## flow/design.v

```verilog
module buck_v1_0 #(
  parameter model_data_width = 25,
  parameter model_decimal_width = 16
)(
  input aclk, 
  input resetn, 
  input clock_enable,
  input pwm, 
  input signed [model_data_width-1:0] input_voltage,
  input signed [model_data_width-1:0] period_inductor,
  input signed [model_data_width-1:0] period_capacitor,
  input signed [model_data_width-1:0] inverse_resistor,
  output reg signed [model_data_width-1:0] inductor_current,
  output signed [model_data_width-1:0] capacitor_current,
  output signed [model_data_width-1:0] output_current,
  output reg signed [model_data_width-1:0] output_voltage  
);
  wire signed [model_data_width-1:0] voltage_diff;  
  wire signed [(model_data_width*2)-1:0] voltage_diff_intl_2width;  
  wire signed [model_data_width-1:0] voltage_diff_intl;  
  wire signed [(model_data_width*2)-1:0] capacitor_current_intc_2width;  
  wire signed [model_data_width-1:0] capacitor_current_intc;  
  wire signed [(model_data_width*2)-1:0] output_current_2width;  
  assign voltage_diff = pwm? input_voltage - output_voltage: -output_voltage;
  assign voltage_diff_intl_2width = voltage_diff * period_inductor;
  assign voltage_diff_intl = voltage_diff_intl_2width >>> model_decimal_width;
  always @(posedge aclk)
    if (!resetn)
      inductor_current <= 0;
    else 
      if (clock_enable)
        inductor_current <= inductor_current + voltage_diff_intl;
  assign capacitor_current = inductor_current - output_current;
  assign capacitor_current_intc_2width = capacitor_current * period_capacitor;
  assign capacitor_current_intc = capacitor_current_intc_2width >>> model_decimal_width;
  always @(posedge aclk)
    if (!resetn)
      output_voltage <= 0;
    else 
      if (clock_enable)
        output_voltage <= output_voltage + capacitor_current_intc;
  assign output_current_2width = output_voltage * inverse_resistor;
  assign output_current = output_current_2width >>> model_decimal_width;
endmodule
```

## flow/run.sh

```bash
#!/bin/bash
# the make line also repeats each setting of config.mk as NAME=value (left out here)
make -C /OpenROAD-flow-scripts/flow DESIGN_CONFIG=/design/flow/config.mk WORK_HOME=/design/flow/orfs CLKGATE_MAP_FILE= finish
```

## flow/config.mk

```make
export PLATFORM = sky130hd
export DESIGN_NAME = buck_v1_0
export DESIGN_NICKNAME = buck_v1_0
export VERILOG_FILES = /design/flow/design.v
export SDC_FILE = /design/flow/constraint.sdc
export NUM_CORES = 4
export LEC_CHECK = 0
export CAP_MARGIN = 20
export CORE_MARGIN = 2
export CORE_UTILIZATION = 40
export SLEW_MARGIN = 20
```

## flow/constraint.sdc

```tcl
create_clock -name core_clock -period 15.7 [get_ports {aclk}]
set_input_delay 3.1400 -clock core_clock [delete_from_list [all_inputs] [get_ports {aclk}]]
set_output_delay 3.1400 -clock core_clock [all_outputs]
set_load 0.01 [all_outputs]
```

==> reports/results.txt, run 1 <==
Critical R2R Launch -> output_voltage[6]
FF-to-FF path depth -> 74
Routed Wire Length -> 193000 µm
vias -> 49160
Critical Path End Type -> flop
ys cells -> 7210
post-route insts no fill -> 9870
Hold EP -> inductor_current[0]
area fraction in mux cells -> 0.5198%
fmax -> 52.14 MHz
Die Area -> 163300 µm²
initial core utilization -> 40.33%
GRT met1 Usage -> 33.22%
critical path's top delay family -> adder cells
cell type with the largest total area -> fa_1
GRT Resource Usage Total -> 24.24%
Fin. Hold Viols -> 0
worst hold path class -> flop to flop
vias per cell -> 4.981
clk buf depth -> 2
pin count of the biggest net entering global routing -> 51
most used cell, CP -> fa_1
row cnt -> 146
later-pin clock latency in the skew report -> 0.32 ns
worst reg2reg path endpoint -> output_voltage[24]
Initial DRC Count -> 3059
hold buffers post-CTS -> 0
Post-DRT Antenna Nets -> 0
Yosys warnings -> 1
yosys adder share -> 61.32%
violated checks -> setup timing
final worst-path cycle share -> 122.2%
reg-to-reg setup timing slack -> -1.32 ns
simple-gate share of the synthesized area -> 16.36%
Final min period -> 19.18 ns
Worst path slowest cell -> fa_1
DR WL/cell -> 19.55 µm
ys async rst share -> 0%
outcome -> complete, but fails checks
global-route wire length before repair -> 306900 µm
Dominant combinational family -> adder cells
Final Worst Setup Slack -> -3.479 ns
met3 Use GR -> 4.865%
crit path to -> output_voltage[24]
core area -> 158700 µm²
grt ovf -> 0
syn avg cell area -> 8.881 µm²
Synth Register Bits -> 50
top_reg_cell synth -> dfxtp_1
yosys stat area -> 64030 µm²
Final Slew Violations -> 0
Ports -> 204
fillers -> 15110
Crit Path Class -> primary input to flop
Die H -> 404.1 µm
XOR/XNOR Area Share -> 3.228%
tool warnings -> 30
mapped cell area -> 64030 µm²
clock root buffer -> clkbuf_16
GP Congestion -> 0.9438
CTS tree -> yes
CP max stage delay -> 0.57 ns
Buffers on Ports -> 203
syn nets -> 9456
TritonCTS Buffers -> 5
Buf/Inv on CP -> 14
yosys aoi share -> 4.024%
hold_ws -> 0.5993 ns
Setup Skew -> 0.01134 ns
Worst path depth -> 75
met2 GRT Util -> 39.40%
crit path max fanout -> 12
register area share after synthesis -> 1.563%
CP Launch Type -> primary input
post-synthesis instance total -> 7210
Synth top area share -> 51.90%
hold path start -> inductor_current[0]
sequential standard cell area -> 1001 µm²
flip-flops with a built-in enable -> 0
Placed Cells -> 9752
Comb area -> 56800 µm²
Post-synth top cells -> inv_1 (1879), fa_1 (1660), nand2_1 (999)
CTS H-tree depth -> 2
Worst-path clk slew -> 0.07 ns
Final Net Count -> 10040
top-count cell post-synth -> inv_1
Distinct cells, synth -> 74
Hold Crit Depth -> 2
CP arrival -> 19.34 ns
initial antenna violation count -> 8
Least-Margin Pin Slew -> 1.191 ns
Setup violations, final -> 24
Num Clock Sinks -> 50
first-pass iteration count of the detailed router -> 7
critical path required time -> 15.86 ns
Die Wd -> 404.1 µm
max cap viols -> 0
Rel. slew slack -> 20.63%
unrepaired setup endpoints after global routing -> yes
area grow syn2layout -> 18.23%
DRC violations left -> 0
gr busiest metal -> met2
DP Wirelength -> 163500 µm
crit path from -> inverse_resistor[9]
vias in the first global route -> 53990
final core utilization -> 47.69%
Post-synth area hogs -> fa_1 (52%), inv_1 (11%), ha_1 (9.4%)
==> final cells by class <==
cell class | count | share of cell area, %
antenna | 1 | 0.003306
tap | 2072 | 3.425
multi-input combinational | 4945 | 75.03
timing repair buffer | 912 | 10.65
clock buffer | 6 | 0.1835
inverter | 1882 | 9.335
clock inverter | 2 | 0.05124
sequential | 50 | 1.322
==> through the flow <==
step | TNS [ns] | worst slack (ns) | cell area [µm²]
floorplan | -31.63 | -2.873 | 64690
global placement | -78.57 | -4.777 | 73080
detailed placement | -81.02 | -4.876 | 73060
CTS | -50.43 | -3.497 | 74490
global route | -64.16 | -4.046 | 75700
finish | -49.48 | -3.479 | 75700
==> repair_timing <==
action                                  4_1_cts  5_1_grt
gates resized                               225      264
cloned                                        7        1
setup buffers                                67       49
pin swaps                                   182      219
endpoints found under the setup margin       30       31
==> layer usage <==
layer / part of all wire, % / vias to the layer above
met3: 8.0 / 257
li1: - / 21850
met1: 43 / 25620
met2: 46 / 1423
met4: 2.8 / 12
met5: 0.038 / -
==> run 2: changes to the inputs <==
ABC_AREA = 1   (was unset)
CELL_PAD_IN_SITES_DETAIL_PLACEMENT = 2   (was unset)
CELL_PAD_IN_SITES_GLOBAL_PLACEMENT = 2   (was unset)
CORE_MARGIN = 6   (was 2)
CTS_CLUSTER_DIAMETER = 391   (was unset)
CTS_CLUSTER_SIZE = 47   (was unset)
GPL_TIMING_DRIVEN = 1   (was unset)
MAX_ROUTING_LAYER = met4   (was unset)
MIN_ROUTING_LAYER = met2   (was unset)
TNS_END_PERCENT = 80   (was unset)
clock period = 18.7 ns   (was 15.7 ns; I/O delays follow)
==> reports/results.txt, run 2 <==
outcome -> complete, but fails checks (unchanged)
violated checks -> setup timing (unchanged)
yosys stat area -> 66670 µm² (was 64030 µm²)
met3 Use GR -> 66.05% (was 4.865%)
crit path from -> inverse_resistor[3] (was inverse_resistor[9])
most used cell, CP -> fa_1 (unchanged)
Final Slew Violations -> 0 (unchanged)
DP Wirelength -> 267600 µm (was 163500 µm)
final worst-path cycle share -> 104.0% (was 122.2%)
area grow syn2layout -> 19.06% (was 18.23%)
TritonCTS Buffers -> 5 (unchanged)
vias in the first global route -> 104000 (was 53990)
hold path start -> inductor_current[0] (unchanged)
worst reg2reg path endpoint -> output_voltage[24] (unchanged)
Fin. Hold Viols -> 0 (unchanged)
Yosys warnings -> 1 (unchanged)
XOR/XNOR Area Share -> 2.102% (was 3.228%)
fmax -> 51.42 MHz
CP max stage delay -> 0.60 ns (was 0.57 ns)
hold buffers post-CTS -> 0 (unchanged)
Least-Margin Pin Slew -> 1.424 ns (was 1.191 ns)
Initial DRC Count -> 18710 (was 3059)
Setup violations, final -> 11 (was 24)
Num Clock Sinks -> 50 (unchanged)
flip-flops with a built-in enable -> 0 (unchanged)
gr busiest metal -> met2 (unchanged)
area fraction in mux cells -> 0% (was 0.5198%)
Hold Crit Depth -> 2 (unchanged)
Setup Skew -> 0.03123 ns (was 0.01134 ns)
ys cells -> 8586 (was 7210)
grt ovf -> 0 (unchanged)
Distinct cells, synth -> 59 (was 74)
setup TNS -> -4.791 ns (was -49.48 ns)
Final min period -> 19.45 ns
global-route wire length before repair -> 478000 µm (was 306900 µm)
Final Net Count -> 11520 (was 10040)
final core utilization -> 48.06% (was 47.69%)
CP Launch Type -> primary input (unchanged)
crit path to -> output_voltage[24] (unchanged)
GRT Resource Usage Total -> 56.67% (was 24.24%)
met2 GRT Util -> 66.85% (was 39.40%)
Synth Register Bits -> 50 (unchanged)
Buf/Inv on CP -> 22 (was 14)
Die Wd -> 420.2 µm (was 404.1 µm)
cell type with the largest total area -> fa_1 (unchanged)
critical path required time -> 18.94 ns (was 15.86 ns)
top_reg_cell synth -> dfxtp_1 (unchanged)
Worst path depth -> 79 (was 75)
Final Worst Setup Slack -> -0.7463 ns (was -3.479 ns)
Dominant combinational family -> adder cells (unchanged)
post-synthesis instance total -> 8586 (was 7210)
Rel. slew slack -> 4.925% (was 20.63%)
unrepaired setup endpoints after global routing -> yes (unchanged)
crit path max fanout -> 6 (was 12)
critical path's top delay family -> adder cells (unchanged)
Crit Path Class -> primary input to flop (unchanged)
Ports -> 204 (unchanged)
Placed Area -> 75730 µm² (was 73060 µm²)
Worst-path clk slew -> 0.10 ns (was 0.07 ns)
core area -> 165200 µm² (was 158700 µm²)
yosys aoi share -> 4.424% (was 4.024%)
CTS tree -> yes (unchanged)
vias -> 85690 (was 49160)
register area share after synthesis -> 1.501% (was 1.563%)
initial core utilization -> 40.36% (was 40.33%)
Synth top area share -> 49.85% (was 51.90%)
Post-DRT Antenna Nets -> 0 (unchanged)
Routed Wire Length -> 337900 µm (was 193000 µm)
Die Area -> 176600 µm² (was 163300 µm²)
mapped cell area -> 66670 µm² (was 64030 µm²)
ys async rst share -> 0% (unchanged)
GP Congestion -> 1.033 (was 0.9438)
top-count cell post-synth -> inv_1 (unchanged)
Post-synth top cells -> inv_1 (2488), nand2_1 (1883), fa_1 (1660) (was inv_1 (1879), fa_1 (1660), nand2_1 (999))
first-pass iteration count of the detailed router -> 14 (was 7)
FF-to-FF path depth -> 73 (was 74)
reg-to-reg setup timing slack -> 1.54 ns (was -1.32 ns)
later-pin clock latency in the skew report -> 0.34 ns (was 0.32 ns)
max cap viols -> 0 (unchanged)
DR WL/cell -> 29.41 µm (was 19.55 µm)
DRC violations left -> 0 (unchanged)
row cnt -> 149 (was 146)
CP arrival -> 19.69 ns (was 19.34 ns)
tool warnings -> 33 (was 30)
Post-synth area hogs -> fa_1 (50%), inv_1 (14%), nand2_1 (11%) (was fa_1 (52%), inv_1 (11%), ha_1 (9.4%))
clock root buffer -> clkbuf_16 (unchanged)
simple-gate share of the synthesized area -> 16.88% (was 16.36%)
clk buf depth -> 2 (unchanged)
DP Worst Slack -> -1.659 ns (was -4.876 ns)
Buffers on Ports -> 203 (unchanged)
syn nets -> 10830 (was 9456)
Critical Path End Type -> flop (unchanged)
Die H -> 420.2 µm (was 404.1 µm)
syn avg cell area -> 7.765 µm² (was 8.881 µm²)
Worst path slowest cell -> fa_1 (unchanged)
yosys adder share -> 58.89% (was 61.32%)
GRT met1 Usage -> 0% (was 33.22%)
Critical R2R Launch -> output_voltage[11] (was output_voltage[6])
initial antenna violation count -> 2 (was 8)
worst hold path class -> flop to flop (unchanged)
vias per cell -> 7.459 (was 4.981)
Hold EP -> inductor_current[0] (unchanged)
CTS H-tree depth -> 2 (unchanged)
pin count of the biggest net entering global routing -> 48 (was 51)
design area -> 79380 µm² (was 75700 µm²)
==> run 2: cell type report <==
| cell class | count | area, µm² |
|---|---|---|
| diodes | 26 | 65.06 |
| well taps | 2189 | 2739 |
| multi-input cells | 5679 | 57040 |
| repair buffers | 1006 | 8811 |
| fillers | 18580 | 85800 |
| flip-flops and latches | 50 | 1007 |
| clock buffers | 5 | 125.1 |
| clock inverters | 3 | 47.55 |
| inverters | 2531 | 9542 |
==> run 2: stage by stage <==
step	instances	hold WS, ns
3_5_place_dp	11350	0.5134
2_1_floorplan	8586	0.5139
5_1_grt	11470	0.6440
6_report	11490	0.6315
4_1_cts	11390	0.5321
3_3_place_gp	11350	0.4970
==> run 2: what timing repair did <==
item | in CTS | in global routing
setup buffers | 34 | 69
gates cloned | 6 | 1
pin swaps | 86 | 258
gates resized | 269 | 418
endpoints found under the setup margin | 17 | 17
==> run 2: layer usage <==
layer / up-vias / wire length (µm)
li1: 25700 / -
met1: 29050 / 0
met2: 26250 / 160700
met3: 4700 / 123300
met4: 0 / 53940
met5: - / 0
==> run 3: changes to the inputs <==
ABC_AREA = unset   (was 1)
CELL_PAD_IN_SITES_DETAIL_PLACEMENT = unset   (was 2)
CELL_PAD_IN_SITES_GLOBAL_PLACEMENT = unset   (was 2)
CORE_MARGIN = 2   (was 6)
CORE_UTILIZATION = 65   (was 40)
CTS_CLUSTER_DIAMETER = unset   (was 391)
CTS_CLUSTER_SIZE = unset   (was 47)
GPL_TIMING_DRIVEN = unset   (was 1)
MIN_ROUTING_LAYER = unset   (was met2)
TNS_END_PERCENT = unset   (was 80)
clock period = 19.4 ns   (was 18.7 ns; I/O delays follow)
==> reports/results.txt, run 3 <==
CTS tree -> yes (unchanged)
TritonCTS Buffers -> 5 (unchanged)
DR WL/cell -> 19.81 µm (was 29.41 µm)
vias per cell -> 5.467 (was 7.459)
initial antenna violation count -> 7 (was 2)
worst reg2reg path endpoint -> output_voltage[14] (was output_voltage[24])
Critical R2R Launch -> output_voltage[7] (was output_voltage[11])
clk buf depth -> 2 (unchanged)
Synth top area share -> 51.90% (was 49.85%)
Final Slew Violations -> 0 (unchanged)
clock root buffer -> clkbuf_16 (unchanged)
CP Launch Type -> primary input (unchanged)
GP Congestion -> 0.9768 (was 1.033)
crit path max fanout -> 5 (was 6)
first-pass iteration count of the detailed router -> 5 (was 14)
crit path from -> inverse_resistor[13] (was inverse_resistor[3])
ys async rst share -> 0% (unchanged)
unrepaired setup endpoints after global routing -> yes (unchanged)
post-synthesis instance total -> 7210 (was 8586)
critical path required time -> 19.59 ns (was 18.94 ns)
Ports -> 204 (unchanged)
most used cell, CP -> buf_4 (was fa_1)
CP arrival -> 20.37 ns (was 19.69 ns)
top_reg_cell synth -> dfxtp_1 (unchanged)
Post-synth top cells -> inv_1 (1879), fa_1 (1660), nand2_1 (999) (was inv_1 (2488), nand2_1 (1883), fa_1 (1660))
initial core utilization -> 65.34% (was 40.36%)
hold_ws -> 0.5299 ns (was 0.6315 ns)
Die Area -> 101000 µm² (was 176600 µm²)
Initial DRC Count -> 3455 (was 18710)
fillers -> 7415 (was 18580)
fmax -> 49.55 MHz
global-route wire length before repair -> 289400 µm (was 478000 µm)
Die H -> 317.9 µm (was 420.2 µm)
final worst-path cycle share -> 104.0% (about the same)
flip-flops with a built-in enable -> 0 (unchanged)
mapped cell area -> 64030 µm² (was 66670 µm²)
Rel. slew slack -> 20.28% (was 4.925%)
tool warnings -> 31 (was 33)
pin count of the biggest net entering global routing -> 51 (was 48)
XOR/XNOR Area Share -> 3.228% (was 2.102%)
Final min period -> 20.18 ns
Num Clock Sinks -> 50 (unchanged)
top-count cell post-synth -> inv_1 (unchanged)
reg-to-reg setup timing slack -> 1.81 ns (was 1.54 ns)
Synth Register Bits -> 50 (unchanged)
design area -> 73270 µm² (was 79380 µm²)
Buffers on Ports -> 203 (unchanged)
yosys stat area -> 64030 µm² (was 66670 µm²)
Die Wd -> 317.9 µm (was 420.2 µm)
CTS H-tree depth -> 2 (unchanged)
core area -> 97990 µm² (was 165200 µm²)
FF-to-FF path depth -> 83 (was 73)
Final Worst Setup Slack -> -0.7831 ns (was -0.7463 ns)
Placed Area -> 70950 µm² (was 75730 µm²)
row cnt -> 115 (was 149)
GRT Resource Usage Total -> 37.90% (was 56.67%)
worst hold path class -> flop to flop (unchanged)
yosys aoi share -> 4.024% (was 4.424%)
Setup Skew -> 0.01991 ns (was 0.03123 ns)
yosys adder share -> 61.32% (was 58.89%)
Crit Path Class -> primary input to flop (unchanged)
max cap viols -> 0 (unchanged)
CP max stage delay -> 0.57 ns (was 0.60 ns)
grt ovf -> 0 (unchanged)
syn nets -> 9456 (was 10830)
violated checks -> setup timing (unchanged)
syn avg cell area -> 8.881 µm² (was 7.765 µm²)
Final Net Count -> 9956 (was 11520)
ys cells -> 7210 (was 8586)
area fraction in mux cells -> 0.5198% (was 0%)
vias in the first global route -> 53320 (was 104000)
crit path to -> output_voltage[14] (was output_voltage[24])
Yosys warnings -> 1 (unchanged)
Hold Crit Depth -> 2 (unchanged)
Worst-path clk slew -> 0.09 ns (was 0.10 ns)
register area share after synthesis -> 1.563% (was 1.501%)
Dominant combinational family -> adder cells (unchanged)
Post-DRT Antenna Nets -> 0 (unchanged)
Distinct cells, synth -> 74 (was 59)
simple-gate share of the synthesized area -> 16.36% (was 16.88%)
Routed Wire Length -> 178300 µm (was 337900 µm)
hold path start -> output_voltage[2] (was inductor_current[0])
Worst path slowest cell -> fa_1 (unchanged)
Setup violations, final -> 7 (was 11)
outcome -> complete, but fails checks (unchanged)
Least-Margin Pin Slew -> 1.192 ns (was 1.424 ns)
vias -> 49210 (was 85690)
Worst path depth -> 81 (was 79)
later-pin clock latency in the skew report -> 0.33 ns (was 0.34 ns)
cell type with the largest total area -> fa_1 (unchanged)
area grow syn2layout -> 14.44% (was 19.06%)
Hold EP -> output_voltage[2] (was inductor_current[0])
Buf/Inv on CP -> 30 (was 22)
critical path's top delay family -> adder cells (unchanged)
Critical Path End Type -> flop (unchanged)
Fin. Hold Viols -> 0 (unchanged)
DP Wirelength -> 146300 µm (was 267600 µm)
Post-synth area hogs -> fa_1 (52%), inv_1 (11%), ha_1 (9.4%) (was fa_1 (50%), inv_1 (14%), nand2_1 (11%))
DRC violations left -> 0 (unchanged)
run 3: what timing repair did:
item	in CTS	in global routing
pin swaps	153	169
setup endpoints to repair	11	15
setup buffers	102	30
resized	171	148
gates cloned	6	0
hold buffers	0	0
run 3: final cells by class:
cell class                 count  area [µm²]  share of cell area (%)
tap                         1287        1610                   2.198
clock buffer                   5       125.1                  0.1708
timing repair buffer         826        7236                   9.875
inverter                    1882        7067                   9.644
antenna                        3       7.507                 0.01025
clock inverter                 3       25.02                 0.03415
sequential                    50        1003                   1.369
multi-input combinational   4945       56200                   76.70
run 3: stage by stage:
stage                     worst slack, ns  util [%]  std cells  setup TNS (ns)
after floorplan                  0.002377         -       7210               0
after global placement             -1.309     72.41       8859          -8.502
after detailed placement           -1.572     72.41       8859          -11.40
after CTS                         -0.5210     74.05       8973          -2.228
after global routing               -1.303     74.78       9001          -9.044
final                             -0.7831     74.78       9001          -3.903
run 3: routing by layer:
layer	vias to the layer above	track usage (%)	part of all wire (%)
li1	21690	-	-
met1	25160	50.37	40
met2	2020	60.53	48
met3	334	7.445	9.5
met4	0	9.122	2.9
met5	-	-	0
==> run 4: changes to the inputs <==
CORE_ASPECT_RATIO = 0.5   (was unset)
CORE_MARGIN = 7   (was 2)
CORE_UTILIZATION = 54   (was 65)
CTS_CLUSTER_SIZE = 11   (was unset)
MAX_ROUTING_LAYER = unset   (was met4)
PLACE_DENSITY_LB_ADDON = 0.01   (was unset)
clock period = 28.0 ns   (was 19.4 ns; I/O delays follow)
==> reports/results.txt, run 4 <==
yosys aoi share -> 4.024% (unchanged)
DRC violations left -> 0 (unchanged)
cell type with the largest total area -> fa_1 (unchanged)
row cnt -> 89 (was 115)
first-pass iteration count of the detailed router -> 6 (was 5)
hold_ws -> 0.5502 ns (was 0.5299 ns)
post-synthesis instance total -> 7210 (unchanged)
hold buffers post-CTS -> 0 (unchanged)
vias -> 47300 (was 49210)
yosys adder share -> 61.32% (unchanged)
outcome -> no timing/DRC/antenna violations (was complete, but fails checks)
grt ovf -> 0 (unchanged)
pin count of the biggest net entering global routing -> 51 (unchanged)
top_reg_cell synth -> dfxtp_1 (unchanged)
Buffers on Ports -> 203 (unchanged)
TritonCTS Buffers -> 5 (unchanged)
Rel. slew slack -> 19.55% (was 20.28%)
worst reg2reg path endpoint -> output_voltage[24] (was output_voltage[14])
global-route wire length before repair -> 301700 µm (was 289400 µm)
Placed Cells -> 8785 (was 8859)
register area share after synthesis -> 1.563% (unchanged)
Worst path slowest cell -> clkdlybuf4s50_1 (was fa_1)
Synth Register Bits -> 50 (unchanged)
DR WL/cell -> 21.49 µm (was 19.81 µm)
GRT Resource Usage Total -> 30.07% (was 37.90%)
fmax -> 40.04 MHz
vias per cell -> 5.377 (was 5.467)
Die Area -> 129000 µm² (was 101000 µm²)
Critical Path End Type -> flop (unchanged)
GP Congestion -> 0.9574 (was 0.9768)
later-pin clock latency in the skew report -> 0.35 ns (was 0.33 ns)
FF-to-FF path depth -> 75 (was 83)
Ports -> 204 (unchanged)
crit path to -> output_voltage[24] (was output_voltage[14])
Num Clock Sinks -> 50 (unchanged)
Fin. Hold Viols -> 0 (unchanged)
ys cells -> 7210 (unchanged)
critical path's top delay family -> adder cells (unchanged)
top-count cell post-synth -> inv_1 (unchanged)
CP max stage delay -> 0.87 ns (was 0.57 ns)
fillers -> 10630 (was 7415)
Distinct cells, synth -> 74 (unchanged)
reg-to-reg setup timing slack -> 8.53 ns (was 1.81 ns)
DP Wirelength -> 154100 µm (was 146300 µm)
Die H -> 257.5 µm (was 317.9 µm)
Worst path depth -> 75 (was 81)
CTS resizes -> 0 (was 171)
Post-synth top cells -> inv_1 (1879), fa_1 (1660), nand2_1 (999) (unchanged)
Die Wd -> 501.0 µm (was 317.9 µm)
yosys stat area -> 64030 µm² (unchanged)
Worst-path clk slew -> 0.09 ns (about the same)
unrepaired setup endpoints after global routing -> no (was yes)
setup TNS -> 0 ns (was -3.903 ns)
final worst-path cycle share -> 89.19% (was 104.0%)
clk buf depth -> 2 (unchanged)
Dominant combinational family -> adder cells (unchanged)
initial antenna violation count -> 1 (was 7)
post-route insts no fill -> 8796 (was 9001)
hold path start -> inductor_current[2] (was output_voltage[2])
clock root buffer -> clkbuf_16 (unchanged)
Post-DRT Antenna Nets -> 0 (unchanged)
crit path from -> inverse_resistor[1] (was inverse_resistor[13])
Least-Margin Pin Slew -> 1.203 ns (was 1.192 ns)
sequential standard cell area -> 1001 µm² (was 1003 µm²)
Final min period -> 24.97 ns
Setup Skew -> 0.02393 ns (was 0.01991 ns)
Critical R2R Launch -> output_voltage[10] (was output_voltage[7])
XOR/XNOR Area Share -> 3.228% (unchanged)
mapped cell area -> 64030 µm² (unchanged)
Routed Wire Length -> 189000 µm (was 178300 µm)
Hold EP -> inductor_current[2] (was output_voltage[2])
Buf/Inv on CP -> 12 (was 30)
max cap viols -> 0 (unchanged)
Final Slew Violations -> 0 (unchanged)
worst hold path class -> flop to flop (unchanged)
syn nets -> 9456 (unchanged)
design area -> 68160 µm² (was 73270 µm²)
Hold Crit Depth -> 2 (unchanged)
initial core utilization -> 54.40% (was 65.34%)
area fraction in mux cells -> 0.5198% (unchanged)
Yosys warnings -> 1 (unchanged)
Placed Area -> 67960 µm² (was 70950 µm²)
flip-flops with a built-in enable -> 0 (unchanged)
syn avg cell area -> 8.881 µm² (unchanged)
CP arrival -> 25.24 ns (was 20.37 ns)
Setup violations, final -> 0 (was 7)
most used cell, CP -> fa_1 (was buf_4)
Crit Path Class -> primary input to flop (unchanged)
vias in the first global route -> 52780 (was 53320)
Initial DRC Count -> 2826 (was 3455)
Post-synth area hogs -> fa_1 (52%), inv_1 (11%), ha_1 (9.4%) (unchanged)
CTS H-tree depth -> 2 (unchanged)
Final Net Count -> 9448 (was 9956)
Synth top area share -> 51.90% (unchanged)
setup bufs post-CTS -> 0 (was 102)
tool warnings -> 27 (was 31)
Comb area -> 55040 µm² (was 56200 µm²)
core area -> 117700 µm² (was 97990 µm²)
area grow syn2layout -> 6.453% (was 14.44%)
crit path max fanout -> 26 (was 5)
ys async rst share -> 0% (unchanged)
simple-gate share of the synthesized area -> 16.36% (unchanged)
CTS tree -> yes (unchanged)
critical path required time -> 28.27 ns (was 19.59 ns)
CP Launch Type -> primary input (unchanged)
## run 4: per-layer routing
metal  part of all wire, %  routed length, µm  global-route usage, %
met2                    46              87790                  49.31
met4                   2.3               4435                  6.495
met1                    43              80550                  41.71
met5                     0                  0                      0
met3                   8.6              16250                  5.923
## run 4: stage by stage
stage	worst slack, ns	util (%)
finish	3.027	57.91
global route	1.906	57.91
CTS	3.179	57.88
detailed placement	2.843	57.74
global placement	3.049	57.74
floorplan	5.886	-
## run 4: area by class of cell
cell class | count | share of cell area, %
antenna | 1 | 0.003671
clock buffer | 6 | 0.1891
clock inverter | 2 | 0.05507
inverter | 1882 | 10.36
multi-input combinational | 4945 | 80.76
sequential | 50 | 1.469
tap | 1592 | 2.922
timing repair buffer | 318 | 4.240
==> run 5: changes to the inputs <==
ABC_AREA = 1   (was unset)
CORE_ASPECT_RATIO = unset   (was 0.5)
CORE_MARGIN = 2   (was 7)
CORE_UTILIZATION = 72   (was 54)
CTS_CLUSTER_DIAMETER = 341   (was unset)
CTS_CLUSTER_SIZE = 97   (was 11)
PLACE_DENSITY = 0.37   (was unset)
PLACE_DENSITY_LB_ADDON = unset   (was 0.01)
SETUP_SLACK_MARGIN = 1.95   (was unset)
clock period = 14.3 ns   (was 28.0 ns; I/O delays follow)
==> reports/results.txt, run 5 <==
Post-synth top cells -> inv_1 (2488), nand2_1 (1883), fa_1 (1660) (was inv_1 (1879), fa_1 (1660), nand2_1 (999))
XOR/XNOR Area Share -> 2.102% (was 3.228%)
post-synthesis instance total -> 8586 (was 7210)
top-count cell post-synth -> inv_1 (unchanged)
Placed Area -> 75760 µm² (was 67960 µm²)
syn nets -> 10830 (was 9456)
ys async rst share -> 0% (unchanged)
core area -> 91660 µm² (was 117700 µm²)
Die H -> 308.3 µm (was 257.5 µm)
register area share after synthesis -> 1.501% (was 1.563%)
flip-flops with a built-in enable -> 0 (unchanged)
Post-synth area hogs -> fa_1 (50%), inv_1 (14%), nand2_1 (11%) (was fa_1 (52%), inv_1 (11%), ha_1 (9.4%))
Ports -> 204 (unchanged)
area fraction in mux cells -> 0% (was 0.5198%)
hold buffers post-CTS -> 0 (unchanged)
mapped cell area -> 66670 µm² (was 64030 µm²)
GP Congestion -> 1.053 (was 0.9574)
top_reg_cell synth -> dfxtp_1 (unchanged)
CTS H-tree depth -> 2 (unchanged)
Synth Register Bits -> 50 (unchanged)
TritonCTS Buffers -> 5 (unchanged)
cell type with the largest total area -> fa_1 (unchanged)
DP Wirelength -> 200900 µm (was 154100 µm)
row cnt -> 111 (was 89)
yosys stat area -> 66670 µm² (was 64030 µm²)
outcome -> stopped before the end (was no timing/DRC/antenna violations)
Dominant combinational family -> adder cells (unchanged)
Yosys warnings -> 1 (unchanged)
ys cells -> 8586 (was 7210)
Die Wd -> 308.3 µm (was 501.0 µm)
yosys adder share -> 58.89% (was 61.32%)
Synth top area share -> 49.85% (was 51.90%)
yosys aoi share -> 4.424% (was 4.024%)
Die Area -> 95040 µm² (was 129000 µm²)
syn avg cell area -> 7.765 µm² (was 8.881 µm²)
clock root buffer -> clkbuf_16 (unchanged)
last step reached -> global routing (5_1_grt)
Distinct cells, synth -> 59 (was 74)
Num Clock Sinks -> 50 (unchanged)
simple-gate share of the synthesized area -> 16.88% (was 16.36%)
clk buf depth -> 2 (unchanged)
initial core utilization -> 72.73% (was 54.40%)
Buffers on Ports -> 203 (unchanged)
==> run 5: stage by stage <==
step / instances / setup slack (ns)
2_1_floorplan: 8586 / -2.461
3_3_place_gp: 10410 / -3.659
3_5_place_dp: 10410 / -4.118
4_1_cts: 10570 / -2.556
==> run 5: timing repair <==
item | in CTS
pin swaps | 347
setup buffers | 145
cloned | 9
resized | 781
endpoints found under the setup margin | 86
==> run 6: changes to the inputs <==
ABC_AREA = unset   (was 1)
CORE_UTILIZATION = 71   (was 72)
CTS_CLUSTER_DIAMETER = unset   (was 341)
CTS_CLUSTER_SIZE = 34   (was 97)
MAX_ROUTING_LAYER = met4   (was unset)
PLACE_DENSITY = unset   (was 0.37)
SETUP_SLACK_MARGIN = unset   (was 1.95)
clock period = 14.9 ns   (was 14.3 ns; I/O delays follow)
==> reports/results.txt, run 6 <==
Final Slew Violations -> 0
DR WL/cell -> 20.15 µm
clock root buffer -> clkbuf_16 (unchanged)
cell type with the largest total area -> fa_1 (unchanged)
reg-to-reg setup timing slack -> -2.24 ns
Worst-path clk slew -> 0.08 ns
crit path to -> output_voltage[24]
M1 WL -> 68310 µm
Crit Path Class -> primary input to flop
ys cells -> 7210 (was 8586)
vias per cell -> 5.603
Routed Wire Length -> 180300 µm
Met3 Wirelength -> 20290 µm
clk buf depth -> 2 (unchanged)
Worst path slowest cell -> fa_1
top-count cell post-synth -> inv_1 (unchanged)
vias -> 50130
crit path max fanout -> 7
grt ovf -> 0
critical path required time -> 15.15 ns
unrepaired setup endpoints after global routing -> yes
CP arrival -> 19.56 ns
Post-DRT Antenna Nets -> 0
Yosys warnings -> 1 (unchanged)
Fin. Hold Viols -> 0
Num Clock Sinks -> 50 (unchanged)
Critical Path End Type -> flop
global-route wire length before repair -> 292900 µm
CTS tree -> yes
design area -> 73910 µm²
worst hold path class -> flop to flop
met2 wire length -> 83860 µm
Worst path depth -> 76
max cap viols -> 0
Placed Cells -> 8845 (was 10410)
area grow syn2layout -> 15.44%
Dominant combinational family -> adder cells (unchanged)
fmax -> 51.77 MHz
yosys stat area -> 64030 µm² (was 66670 µm²)
Die Area -> 92600 µm² (was 95040 µm²)
first-pass iteration count of the detailed router -> 6
yosys adder share -> 61.32% (was 58.89%)
XOR/XNOR Area Share -> 3.228% (was 2.102%)
Initial DRC Count -> 3902
CP max stage delay -> 0.55 ns
Rel. slew slack -> 17.88%
Hold Crit Depth -> 2
Critical R2R Launch -> output_voltage[10]
TritonCTS Buffers -> 5 (unchanged)
Ports -> 204 (unchanged)
tool warnings -> 32
Comb area -> 56370 µm²
Final Worst Setup Slack -> -4.415 ns
DRC violations left -> 0
Post-synth top cells -> inv_1 (1879), fa_1 (1660), nand2_1 (999) (was inv_1 (2488), nand2_1 (1883), fa_1 (1660))
outcome -> complete, but fails checks (was stopped before the end)
Buf/Inv on CP -> 15
crit path from -> inverse_resistor[13]
register area share after synthesis -> 1.563% (was 1.501%)
Distinct cells, synth -> 74 (was 59)
Die Wd -> 304.3 µm (was 308.3 µm)
row cnt -> 110 (was 111)
Least-Margin Pin Slew -> 1.228 ns
pin count of the biggest net entering global routing -> 51
top_reg_cell synth -> dfxtp_1 (unchanged)
simple-gate share of the synthesized area -> 16.36% (was 16.88%)
CP Launch Type -> primary input
Final min period -> 19.31 ns
critical path's top delay family -> adder cells
Setup Skew -> 0.01093 ns
most used cell, CP -> fa_1
hold path start -> inductor_current[12]
Hold EP -> inductor_current[12]
yosys aoi share -> 4.024% (was 4.424%)
Setup violations, final -> 25
GRT Resource Usage Total -> 42.02%
DP Worst Slack -> -5.086 ns (was -4.118 ns)
ys async rst share -> 0% (unchanged)
area fraction in mux cells -> 0.5198% (was 0%)
DR top layer -> met4
syn avg cell area -> 8.881 µm² (was 7.765 µm²)
final worst-path cycle share -> 129.6%
Final Net Count -> 10010
GP Congestion -> 1.025 (was 1.053)
sequential standard cell area -> 1001 µm²
FF-to-FF path depth -> 76
DP Wirelength -> 154100 µm (was 200900 µm)
vias in the first global route -> 55010
post-synthesis instance total -> 7210 (was 8586)
Placed Area -> 71790 µm² (was 75760 µm²)
fillers -> 5704
Die H -> 304.3 µm (was 308.3 µm)
Post-synth area hogs -> fa_1 (52%), inv_1 (11%), ha_1 (9.4%) (was fa_1 (50%), inv_1 (14%), nand2_1 (11%))
mapped cell area -> 64030 µm² (was 66670 µm²)
core area -> 89740 µm² (was 91660 µm²)
CTS H-tree depth -> 2 (unchanged)
violated checks -> setup timing
Synth top area share -> 51.90% (was 49.85%)
Synth Register Bits -> 50 (unchanged)
worst reg2reg path endpoint -> output_voltage[24]
initial antenna violation count -> 4
syn nets -> 9456 (was 10830)
initial core utilization -> 71.35% (was 72.73%)
flip-flops with a built-in enable -> 0 (unchanged)
later-pin clock latency in the skew report -> 0.32 ns
Buffers on Ports -> 203 (unchanged)
post-route insts no fill -> 8947
## run 6: timing repair
item | 4_1_cts | 5_1_grt
setup buffers | 57 | 34
hold buffers | 0 | 0
endpoints found under the setup margin | 35 | 42
gates cloned | 4 | 0
gates resized | 182 | 139
pin swaps | 136 | 79
## run 6: stage by stage
| stage | utilization, % | TNS (ns) | hold slack [ns] |
|---|---|---|---|
| floorplan | - | -47.29 | 0.5361 |
| global placement | 80.00 | -83.79 | 0.6092 |
| detailed placement | 80.00 | -91.77 | 0.6235 |
| CTS | 81.52 | -65.68 | 0.6331 |
| global route | 82.37 | -90.85 | 0.6281 |
| finish | 82.37 | -72.45 | 0.6153 |
## run 6: routing by layer
| metal | global-route usage, % | vias up |
|---|---|---|
| met5 | - | - |
| met4 | 15.21 | 0 |
| met3 | 10.05 | 466 |
| met2 | 65.21 | 2455 |
| met1 | 54.46 | 25400 |
| li1 | - | 21810 |
## run 6: final cells by class
type / instances / area share, %
diodes: 5 / 0.01693
clock buffers: 6 / 0.1879
clock inverters: 2 / 0.02201
inverters: 1882 / 9.561
multi-input cells: 4945 / 76.27
flip-flops and latches: 50 / 1.354
well taps: 1176 / 1.991
repair buffers: 881 / 10.60
==> run 7: changes to the inputs <==
CAP_MARGIN = 10   (was 20)
CORE_UTILIZATION = 72   (was 71)
CTS_CLUSTER_DIAMETER = 364   (was unset)
CTS_CLUSTER_SIZE = 41   (was 34)
HOLD_SLACK_MARGIN = -0.08   (was unset)
MAX_ROUTING_LAYER = unset   (was met4)
PLACE_DENSITY_LB_ADDON = 0.01   (was unset)
SETUP_SLACK_MARGIN = 3.96   (was unset)
clock period = 14.0 ns   (was 14.9 ns; I/O delays follow)
==> reports/results.txt, run 7 <==
syn avg cell area -> 8.881 µm² (unchanged)
CTS tree -> yes (unchanged)
mapped cell area -> 64030 µm² (unchanged)
crit path to -> output_voltage[24] (unchanged)
Worst-path clk slew -> 0.08 ns (about the same)
most used cell, CP -> fa_1 (unchanged)
critical path required time -> 14.24 ns (was 15.15 ns)
Crit Path Class -> primary input to flop (unchanged)
initial antenna violation count -> 11 (was 4)
Worst path slowest cell -> fa_1 (unchanged)
Die H -> 302.2 µm (was 304.3 µm)
CP arrival -> 19.92 ns (was 19.56 ns)
Dominant combinational family -> adder cells (unchanged)
Setup violations, final -> 33 (was 25)
Rel. slew slack -> 19.58% (was 17.88%)
pin count of the biggest net entering global routing -> 51 (unchanged)
Final min period -> 19.68 ns
row cnt -> 109 (was 110)
FF-to-FF path depth -> 75 (was 76)
global-route wire length before repair -> 308400 µm (was 292900 µm)
reg-to-reg setup timing slack -> -3.78 ns (was -2.24 ns)
Die Area -> 91330 µm² (was 92600 µm²)
syn nets -> 9456 (unchanged)
violated checks -> setup timing (unchanged)
fmax -> 50.80 MHz
Yosys warnings -> 1 (unchanged)
XOR/XNOR Area Share -> 3.228% (unchanged)
Die Wd -> 302.2 µm (was 304.3 µm)
tool warnings -> 30 (was 32)
top_reg_cell synth -> dfxtp_1 (unchanged)
worst reg2reg path endpoint -> output_voltage[24] (unchanged)
CTS H-tree depth -> 2 (unchanged)
design area -> 78510 µm² (was 73910 µm²)
Hold Crit Depth -> 2 (unchanged)
area grow syn2layout -> 22.61% (was 15.44%)
Critical Path End Type -> flop (unchanged)
Post-DRT Antenna Nets -> 0 (unchanged)
critical path's top delay family -> adder cells (unchanged)
unrepaired setup endpoints after global routing -> yes (unchanged)
worst hold path class -> flop to flop (unchanged)
GRT Resource Usage Total -> 43.98% (was 42.02%)
vias -> 54950 (was 50130)
clk buf depth -> 2 (unchanged)
Fin. Hold Viols -> 0 (unchanged)
register area share after synthesis -> 1.563% (unchanged)
outcome -> complete, but fails checks (unchanged)
Distinct cells, synth -> 74 (unchanged)
Ports -> 204 (unchanged)
ys async rst share -> 0% (unchanged)
hold path start -> inductor_current[16] (was inductor_current[12])
area fraction in mux cells -> 0.5198% (unchanged)
Final Worst Setup Slack -> -5.685 ns (was -4.415 ns)
post-synthesis instance total -> 7210 (unchanged)
grt ovf -> 0 (unchanged)
Worst path depth -> 78 (was 76)
Least-Margin Pin Slew -> 1.203 ns (was 1.228 ns)
max cap viols -> 0 (unchanged)
CP max stage delay -> 0.58 ns (was 0.55 ns)
DRC violations left -> 0 (unchanged)
Post-synth area hogs -> fa_1 (52%), inv_1 (11%), ha_1 (9.4%) (unchanged)
DP Wirelength -> 154300 µm (was 154100 µm)
Critical R2R Launch -> output_voltage[5] (was output_voltage[10])
Placed Area -> 73380 µm² (was 71790 µm²)
Final Slew Violations -> 0 (unchanged)
yosys stat area -> 64030 µm² (unchanged)
DP Worst Slack -> -5.851 ns (was -5.086 ns)
final core utilization -> 88.97% (was 82.37%)
DR WL/cell -> 22.72 µm (was 20.15 µm)
crit path from -> inverse_resistor[11] (was inverse_resistor[13])
Hold EP -> inductor_current[16] (was inductor_current[12])
Buffers on Ports -> 203 (unchanged)
clock root buffer -> clkbuf_16 (unchanged)
core area -> 88240 µm² (was 89740 µm²)
setup TNS -> -107.64 ns (was -72.45 ns)
later-pin clock latency in the skew report -> 0.32 ns (about the same)
crit path max fanout -> 5 (was 7)
Num Clock Sinks -> 50 (unchanged)
final worst-path cycle share -> 140.6% (was 129.6%)
cell type with the largest total area -> fa_1 (unchanged)
yosys adder share -> 61.32% (unchanged)
vias per cell -> 5.959 (was 5.603)
Synth Register Bits -> 50 (unchanged)
flip-flops with a built-in enable -> 0 (unchanged)
Initial DRC Count -> 5062 (was 3902)
Synth top area share -> 51.90% (unchanged)
initial core utilization -> 72.56% (was 71.35%)
ys cells -> 7210 (unchanged)
Buf/Inv on CP -> 19 (was 15)
vias in the first global route -> 58280 (was 55010)
simple-gate share of the synthesized area -> 16.36% (unchanged)
yosys aoi share -> 4.024% (unchanged)
TritonCTS Buffers -> 5 (unchanged)
first-pass iteration count of the detailed router -> 8 (was 6)
Final Net Count -> 10290 (was 10010)
top-count cell post-synth -> inv_1 (unchanged)
post-route insts no fill -> 9221 (was 8947)
CP Launch Type -> primary input (unchanged)
hold buffers post-CTS -> 0 (unchanged)
Post-synth top cells -> inv_1 (1879), fa_1 (1660), nand2_1 (999) (unchanged)
Placed Cells -> 8972 (was 8845)
Setup Skew -> 0.009912 ns (was 0.01093 ns)
GP Congestion -> 0.9999 (was 1.025)
Routed Wire Length -> 209500 µm (was 180300 µm)
-- run 7: final cells by class --
class / instances / area [µm²]
diodes: 15 / 37.54
well taps: 1165 / 1458
clock buffers: 6 / 138.9
repair buffers: 1155 / 10730
clock inverters: 2 / 38.79
flip-flops and latches: 50 / 1001
inverters: 1882 / 7084
multi-input cells: 4946 / 58020
fillers: 4153 / 9732
-- run 7: through the flow --
step,hold slack [ns]
final,0.6929
after global placement,0.6121
after detailed placement,0.6184
after global routing,0.7099
after floorplan,0.5350
after CTS,0.6313
-- run 7: what timing repair did --
action,CTS,global route
endpoints found under the setup margin,100,100
cloned,15,1
setup buffers,147,63
resized,555,354
pin swaps,313,337
-- run 7: metal layers --
metal	GRT usage (%)	routed length, µm	vias to the layer above
met4	21.04	15570	8
li1	-	-	22380
met5	0	51	-
met1	56.76	70630	27480
met2	70.42	96210	3870
met3	10.82	27080	1218
==> run 8: changes to the inputs <==
CAP_MARGIN = 35   (was 10)
CELL_PAD_IN_SITES_DETAIL_PLACEMENT = 0   (was unset)
CORE_ASPECT_RATIO = 1.09   (was unset)
CORE_MARGIN = 9   (was 2)
CORE_UTILIZATION = 15   (was 72)
CTS_CLUSTER_DIAMETER = unset   (was 364)
CTS_CLUSTER_SIZE = 22   (was 41)
GPL_ROUTABILITY_DRIVEN = 0   (was unset)
HOLD_SLACK_MARGIN = 0.1   (was -0.08)
MAX_ROUTING_LAYER = met5   (was unset)
PLACE_DENSITY_LB_ADDON = unset   (was 0.01)
SETUP_SLACK_MARGIN = unset   (was 3.96)
clock period = 27.1 ns   (was 14.0 ns; I/O delays follow)
==> reports/results.txt, run 8 <==
Worst path slowest cell -> clkdlybuf4s50_1 (was fa_1)
row cnt -> 250 (was 109)
Post-synth top cells -> inv_1 (1879), fa_1 (1660), nand2_1 (999) (unchanged)
core area -> 425100 µm² (was 88240 µm²)
DP Wirelength -> 179600 µm (was 154300 µm)
XOR/XNOR Area Share -> 3.228% (unchanged)
initial core utilization -> 15.06% (was 72.56%)
first-pass iteration count of the detailed router -> 5 (was 8)
grt ovf -> 0 (unchanged)
Synth top area share -> 51.90% (unchanged)
crit path to -> output_voltage[24] (unchanged)
CP Launch Type -> primary input (unchanged)
area fraction in mux cells -> 0.5198% (unchanged)
Die Area -> 450700 µm² (was 91330 µm²)
Synth Register Bits -> 50 (unchanged)
yosys adder share -> 61.32% (unchanged)
Worst path depth -> 76 (was 78)
hold buffers post-CTS -> 0 (unchanged)
pin count of the biggest net entering global routing -> 48 (was 51)
CTS tree -> yes (unchanged)
final worst-path cycle share -> 91.16% (was 140.6%)
syn nets -> 9456 (unchanged)
fmax -> 40.48 MHz
syn avg cell area -> 8.881 µm² (unchanged)
Routed Wire Length -> 213800 µm (was 209500 µm)
post-synthesis instance total -> 7210 (unchanged)
later-pin clock latency in the skew report -> 0.31 ns (was 0.32 ns)
Initial DRC Count -> 2898 (was 5062)
crit path max fanout -> 26 (was 5)
Ports -> 204 (unchanged)
CTS H-tree depth -> 2 (unchanged)
FF-to-FF path depth -> 76 (was 75)
ys cells -> 7210 (unchanged)
critical path required time -> 27.34 ns (was 14.24 ns)
CP max stage delay -> 0.90 ns (was 0.58 ns)
Critical Path End Type -> flop (unchanged)
setup TNS -> 0 ns (was -107.64 ns)
Setup Skew -> 0.006435 ns (was 0.009912 ns)
Rel. slew slack -> 36.85% (was 19.58%)
unrepaired setup endpoints after global routing -> no (was yes)
top_reg_cell synth -> dfxtp_1 (unchanged)
Final Net Count -> 9496 (was 10290)
DRC violations left -> 0 (unchanged)
flip-flops with a built-in enable -> 0 (unchanged)
DP Worst Slack -> 1.856 ns (was -5.851 ns)
clk buf depth -> 2 (unchanged)
setup bufs post-CTS -> 0 (was 147)
TritonCTS Buffers -> 5 (unchanged)
Critical R2R Launch -> output_voltage[9] (was output_voltage[5])
worst reg2reg path endpoint -> output_voltage[24] (unchanged)
cell type with the largest total area -> fa_1 (unchanged)
Num Clock Sinks -> 50 (unchanged)
yosys stat area -> 64030 µm² (unchanged)
critical path's top delay family -> adder cells (unchanged)
Hold Crit Depth -> 2 (unchanged)
Worst-path clk slew -> 0.07 ns (was 0.08 ns)
Post-DRT Antenna Nets -> 0 (unchanged)
GRT Resource Usage Total -> 9.448% (was 43.98%)
hold path start -> output_voltage[18] (was inductor_current[16])
Fin. Hold Viols -> 0 (unchanged)
final core utilization -> 17.37% (was 88.97%)
yosys aoi share -> 4.024% (unchanged)
tool warnings -> 27 (was 30)
Die H -> 700.1 µm (was 302.2 µm)
CP arrival -> 24.94 ns (was 19.92 ns)
register area share after synthesis -> 1.563% (unchanged)
area grow syn2layout -> 15.35% (was 22.61%)
Crit Path Class -> primary input to flop (unchanged)
vias in the first global route -> 51530 (was 58280)
top-count cell post-synth -> inv_1 (unchanged)
reg-to-reg setup timing slack -> 7.57 ns (was -3.78 ns)
Post-synth area hogs -> fa_1 (52%), inv_1 (11%), ha_1 (9.4%) (unchanged)
Distinct cells, synth -> 74 (unchanged)
max cap viols -> 0 (unchanged)
Final Worst Setup Slack -> 2.396 ns (was -5.685 ns)
CTS resizes -> 0 (was 555)
DR WL/cell -> 16.53 µm (was 22.72 µm)
most used cell, CP -> fa_1 (unchanged)
Buf/Inv on CP -> 13 (was 19)
Final Slew Violations -> 0 (unchanged)
worst hold path class -> flop to flop (unchanged)
ys async rst share -> 0% (unchanged)
Least-Margin Pin Slew -> 0.9392 ns (was 1.203 ns)
Buffers on Ports -> 203 (unchanged)
outcome -> no timing/DRC/antenna violations (was complete, but fails checks)
vias -> 47270 (was 54950)
Hold EP -> output_voltage[18] (was inductor_current[16])
Final min period -> 24.70 ns
clock root buffer -> clkbuf_16 (unchanged)
Yosys warnings -> 1 (unchanged)
mapped cell area -> 64030 µm² (unchanged)
crit path from -> inverse_resistor[4] (was inverse_resistor[11])
simple-gate share of the synthesized area -> 16.36% (unchanged)
initial antenna violation count -> 65 (was 11)
vias per cell -> 3.653 (was 5.959)
Setup violations, final -> 0 (was 33)
Die Wd -> 643.8 µm (was 302.2 µm)
Dominant combinational family -> adder cells (unchanged)
global-route wire length before repair -> 327000 µm (was 308400 µm)
-- run 8: layout make-up --
class / instances / area [µm²]
flip-flops and latches: 50 / 1003
repair buffers: 366 / 3462
inverters: 1882 / 7064
fillers: 47570 / 351200
clock inverters: 1 / 5.005
multi-input cells: 4945 / 55050
clock buffers: 7 / 142.6
diodes: 17 / 42.54
well taps: 5670 / 7094
-- run 8: stage by stage --
stage | area [µm²] | hold slack (ns) | std cells
3_5_place_dp | 73550 | 0.5249 | 12910
5_1_grt | 73820 | 0.5719 | 12920
3_3_place_gp | 73160 | 0.5179 | 12880
6_report | 73860 | 0.5380 | 12940
4_1_cts | 73700 | 0.5432 | 12910
2_1_floorplan | 64030 | 0.5361 | 7210
-- run 8: routing by layer --
layer  global-route usage [%]  share of wire [%]
met1                    12.52                 43
met2                    15.32                 45
met3                    2.466                8.8
met4                    2.290                2.9
met5                        0              0.036
==> run 9: changes to the inputs <==
ABC_AREA = 1   (was unset)
CAP_MARGIN = 0   (was 35)
CELL_PAD_IN_SITES_DETAIL_PLACEMENT = unset   (was 0)
CELL_PAD_IN_SITES_GLOBAL_PLACEMENT = 0   (was unset)
CORE_ASPECT_RATIO = unset   (was 1.09)
CORE_MARGIN = 2   (was 9)
CORE_UTILIZATION = 72   (was 15)
CTS_CLUSTER_DIAMETER = 204   (was unset)
CTS_CLUSTER_SIZE = 16   (was 22)
GPL_ROUTABILITY_DRIVEN = 1   (was 0)
HOLD_SLACK_MARGIN = unset   (was 0.1)
MAX_ROUTING_LAYER = unset   (was met5)
MIN_ROUTING_LAYER = met1   (was unset)
PLACE_DENSITY_LB_ADDON = 0.08   (was unset)
SETUP_SLACK_MARGIN = -0.62   (was unset)
TNS_END_PERCENT = 95   (was unset)
clock period = 10.7 ns   (was 27.1 ns; I/O delays follow)
==> reports/results.txt, run 9 <==
cell type with the largest total area -> fa_1 (unchanged)
GRT Resource Usage Total -> 88.56%
clock root buffer -> clkbuf_16 (unchanged)
post-synthesis instance total -> 8586 (was 7210)
area fraction in mux cells -> 0% (was 0.5198%)
register area share after synthesis -> 1.501% (was 1.563%)
Num Clock Sinks -> 50 (unchanged)
XOR/XNOR Area Share -> 2.102% (was 3.228%)
Synth top area share -> 49.85% (was 51.90%)
hold buffers post-CTS -> 0 (unchanged)
flip-flops with a built-in enable -> 0 (unchanged)
yosys aoi share -> 4.424% (was 4.024%)
initial core utilization -> 72.73% (was 15.06%)
Run Error -> [ERROR GRT-0232] Routing congestion too high. Check the congestion heatmap in the GUI.
Die Area -> 95040 µm² (was 450700 µm²)
ys async rst share -> 0% (unchanged)
outcome -> stopped before the end (was no timing/DRC/antenna violations)
Distinct cells, synth -> 59 (was 74)
TritonCTS Buffers -> 5 (unchanged)
Dominant combinational family -> adder cells (unchanged)
Yosys warnings -> 1 (unchanged)
GP Congestion -> 1.097
row cnt -> 111 (was 250)
Synth Register Bits -> 50 (unchanged)
Die H -> 308.3 µm (was 700.1 µm)
Buffers on Ports -> 203 (unchanged)
yosys adder share -> 58.89% (was 61.32%)
CTS H-tree depth -> 2 (unchanged)
syn avg cell area -> 7.765 µm² (was 8.881 µm²)
clk buf depth -> 2 (unchanged)
mapped cell area -> 66670 µm² (was 64030 µm²)
top-count cell post-synth -> inv_1 (unchanged)
DP Wirelength -> 204700 µm (was 179600 µm)
simple-gate share of the synthesized area -> 16.88% (was 16.36%)
core area -> 91660 µm² (was 425100 µm²)
ys cells -> 8586 (was 7210)
Die Wd -> 308.3 µm (was 643.8 µm)
Post-synth area hogs -> fa_1 (50%), inv_1 (14%), nand2_1 (11%) (was fa_1 (52%), inv_1 (11%), ha_1 (9.4%))
syn nets -> 10830 (was 9456)
grt ovf -> 845
Post-synth top cells -> inv_1 (2488), nand2_1 (1883), fa_1 (1660) (was inv_1 (1879), fa_1 (1660), nand2_1 (999))
last step reached -> global routing (5_1_grt)
Placed Area -> 79060 µm² (was 73550 µm²)
Ports -> 204 (unchanged)
yosys stat area -> 66670 µm² (was 64030 µm²)
top_reg_cell synth -> dfxtp_1 (unchanged)
## run 9: through the flow
stage / util [%] / setup WS, ns / TNS [ns] / std cells
after floorplan: - / -5.342 / -118.14 / 8586
after global placement: 86.25 / -6.578 / -222.12 / 10850
after detailed placement: 86.25 / -7.175 / -245.50 / 10850
after CTS: 90.15 / -5.629 / -155.10 / 10970
## run 9: metal layers
metal  GRT usage (%)  GRT overflow
met5           59.84             1
met4           91.74           302
met3           78.86            27
met2           100.2           495
met1           85.97            20
## run 9: repair_timing
action,4_1_cts
gates cloned,1
setup endpoints to repair,75
resized,840
pin swaps,292
buffers inserted,162
==> run 10: changes to the inputs <==
ABC_AREA = unset   (was 1)
CAP_MARGIN = 10   (was 0)
CELL_PAD_IN_SITES_GLOBAL_PLACEMENT = unset   (was 0)
CTS_CLUSTER_DIAMETER = 364   (was 204)
CTS_CLUSTER_SIZE = 41   (was 16)
GPL_ROUTABILITY_DRIVEN = unset   (was 1)
HOLD_SLACK_MARGIN = -0.08   (was unset)
MIN_ROUTING_LAYER = unset   (was met1)
PLACE_DENSITY = 0.66   (was unset)
PLACE_DENSITY_LB_ADDON = unset   (was 0.08)
SETUP_SLACK_MARGIN = -1.34   (was -0.62)
TNS_END_PERCENT = unset   (was 95)
clock period = 13.4 ns   (was 10.7 ns; I/O delays follow)
==> reports/results.txt, run 10 <==
ys cells -> 7210 (was 8586)
Critical R2R Launch -> output_voltage[10]
Final Net Count -> 10150
Worst path slowest cell -> fa_1
clk buf depth -> 2 (unchanged)
Buffers on Ports -> 203 (unchanged)
Worst path depth -> 76
Buf/Inv on CP -> 17
FF-to-FF path depth -> 75
violated checks -> setup timing
yosys stat area -> 64030 µm² (was 66670 µm²)
post-synthesis instance total -> 7210 (was 8586)
Synth top area share -> 51.90% (was 49.85%)
cell type with the largest total area -> fa_1 (unchanged)
Critical Path End Type -> flop
Setup Skew -> 0.009144 ns
Setup violations, final -> 53
DP Worst Slack -> -6.320 ns (was -7.175 ns)
Yosys warnings -> 1 (unchanged)
Placed Area -> 73620 µm² (was 79060 µm²)
area grow syn2layout -> 15.95%
reg-to-reg setup timing slack -> -3.82 ns
later-pin clock latency in the skew report -> 0.32 ns
critical path's top delay family -> adder cells
Distinct cells, synth -> 74 (was 59)
Die Area -> 91330 µm² (was 95040 µm²)
met2 GRT Util -> 65.82%
row cnt -> 109 (was 111)
syn avg cell area -> 8.881 µm² (was 7.765 µm²)
grt ovf -> 0
outcome -> complete, but fails checks (was stopped before the end)
Final Worst Setup Slack -> -5.826 ns
Routed Wire Length -> 180500 µm
yosys aoi share -> 4.024% (was 4.424%)
Hold EP -> inductor_current[11]
worst reg2reg path endpoint -> output_voltage[24]
gr busiest metal -> met2
Rel. slew slack -> 19.71%
Initial DRC Count -> 3725
TritonCTS Buffers -> 5 (unchanged)
Dominant combinational family -> adder cells (unchanged)
Least-Margin Pin Slew -> 1.201 ns
global-route wire length before repair -> 290500 µm
Post-synth top cells -> inv_1 (1879), fa_1 (1660), nand2_1 (999) (was inv_1 (2488), nand2_1 (1883), fa_1 (1660))
Final min period -> 19.23 ns
initial core utilization -> 72.56% (was 72.73%)
Fin. Hold Viols -> 0
DR WL/cell -> 19.91 µm
Die Wd -> 302.2 µm (was 308.3 µm)
unrepaired setup endpoints after global routing -> yes
GP Congestion -> 1.019 (was 1.097)
DRC violations left -> 0
pin count of the biggest net entering global routing -> 51
top_reg_cell synth -> dfxtp_1 (unchanged)
crit path from -> inverse_resistor[14]
register area share after synthesis -> 1.563% (was 1.501%)
top-count cell post-synth -> inv_1 (unchanged)
Num Clock Sinks -> 50 (unchanged)
critical path required time -> 13.64 ns
core area -> 88240 µm² (was 91660 µm²)
met3 Use GR -> 10.97%
clock root buffer -> clkbuf_16 (unchanged)
tool warnings -> 32
worst hold path class -> flop to flop
hold path start -> inductor_current[11]
CTS tree -> yes
flip-flops with a built-in enable -> 0 (unchanged)
Worst-path clk slew -> 0.08 ns
Post-synth area hogs -> fa_1 (52%), inv_1 (11%), ha_1 (9.4%) (was fa_1 (50%), inv_1 (14%), nand2_1 (11%))
setup TNS -> -122.10 ns
syn nets -> 9456 (was 10830)
CP Launch Type -> primary input
CP max stage delay -> 0.60 ns
Synth Register Bits -> 50 (unchanged)
first-pass iteration count of the detailed router -> 6
mapped cell area -> 64030 µm² (was 66670 µm²)
hold buffers post-CTS -> 0 (unchanged)
vias -> 50870
vias per cell -> 5.609
DP Wirelength -> 157800 µm (was 204700 µm)
GRT Resource Usage Total -> 41.41%
CP arrival -> 19.47 ns
Hold Crit Depth -> 2
yosys adder share -> 61.32% (was 58.89%)
CTS H-tree depth -> 2 (unchanged)
Post-DRT Antenna Nets -> 0
GRT met1 Usage -> 55.13%
Final Slew Violations -> 0
fmax -> 52.01 MHz
most used cell, CP -> fa_1
Crit Path Class -> primary input to flop
Die H -> 302.2 µm (was 308.3 µm)
design area -> 74240 µm²
Ports -> 204 (unchanged)
max cap viols -> 0
ys async rst share -> 0% (unchanged)
crit path to -> output_voltage[24]
XOR/XNOR Area Share -> 3.228% (was 2.102%)
final worst-path cycle share -> 143.5%
vias in the first global route -> 55340
area fraction in mux cells -> 0.5198% (was 0%)
simple-gate share of the synthesized area -> 16.36% (was 16.88%)
crit path max fanout -> 5
fillers -> 5321
initial antenna violation count -> 4
## run 10: stage by stage
step,std cells,utilization (%),hold slack [ns]
CTS,9062,83.77,0.6285
floorplan,7210,-,0.5361
global placement,9053,83.43,0.6011
detailed placement,9053,83.43,0.6224
global route,9066,84.13,0.6292
finish,9069,84.14,0.6270
## run 10: per-layer routing
layer  share of wire (%)  vias up
met5               0.015        -
met3                  12      527
met1                  37    25630
met2                  46     2643
met4                 4.4        4
li1                    -    22070
## run 10: repair_timing
action                                 in CTS  in global routing
endpoints found under the hold margin       0                  0
pin swaps                                  12                 33
setup buffers                               1                 10
setup endpoints to repair                  28                 36
gates resized                              28                 74
## run 10: area by class of cell
| cell class | count | area [µm²] | area share, % |
|---|---|---|---|
| Inverter | 1882 | 7064 | 9.515 |
| Multi-Input combinational cell | 4945 | 55770 | 75.13 |
| Sequential cell | 50 | 1001 | 1.348 |
| Clock inverter | 2 | 38.79 | 0.05224 |
| Clock buffer | 6 | 138.9 | 0.1871 |
| Antenna cell | 3 | 7.507 | 0.01011 |
| Tap cell | 1165 | 1458 | 1.963 |
| Timing Repair Buffer | 1016 | 8760 | 11.80 |
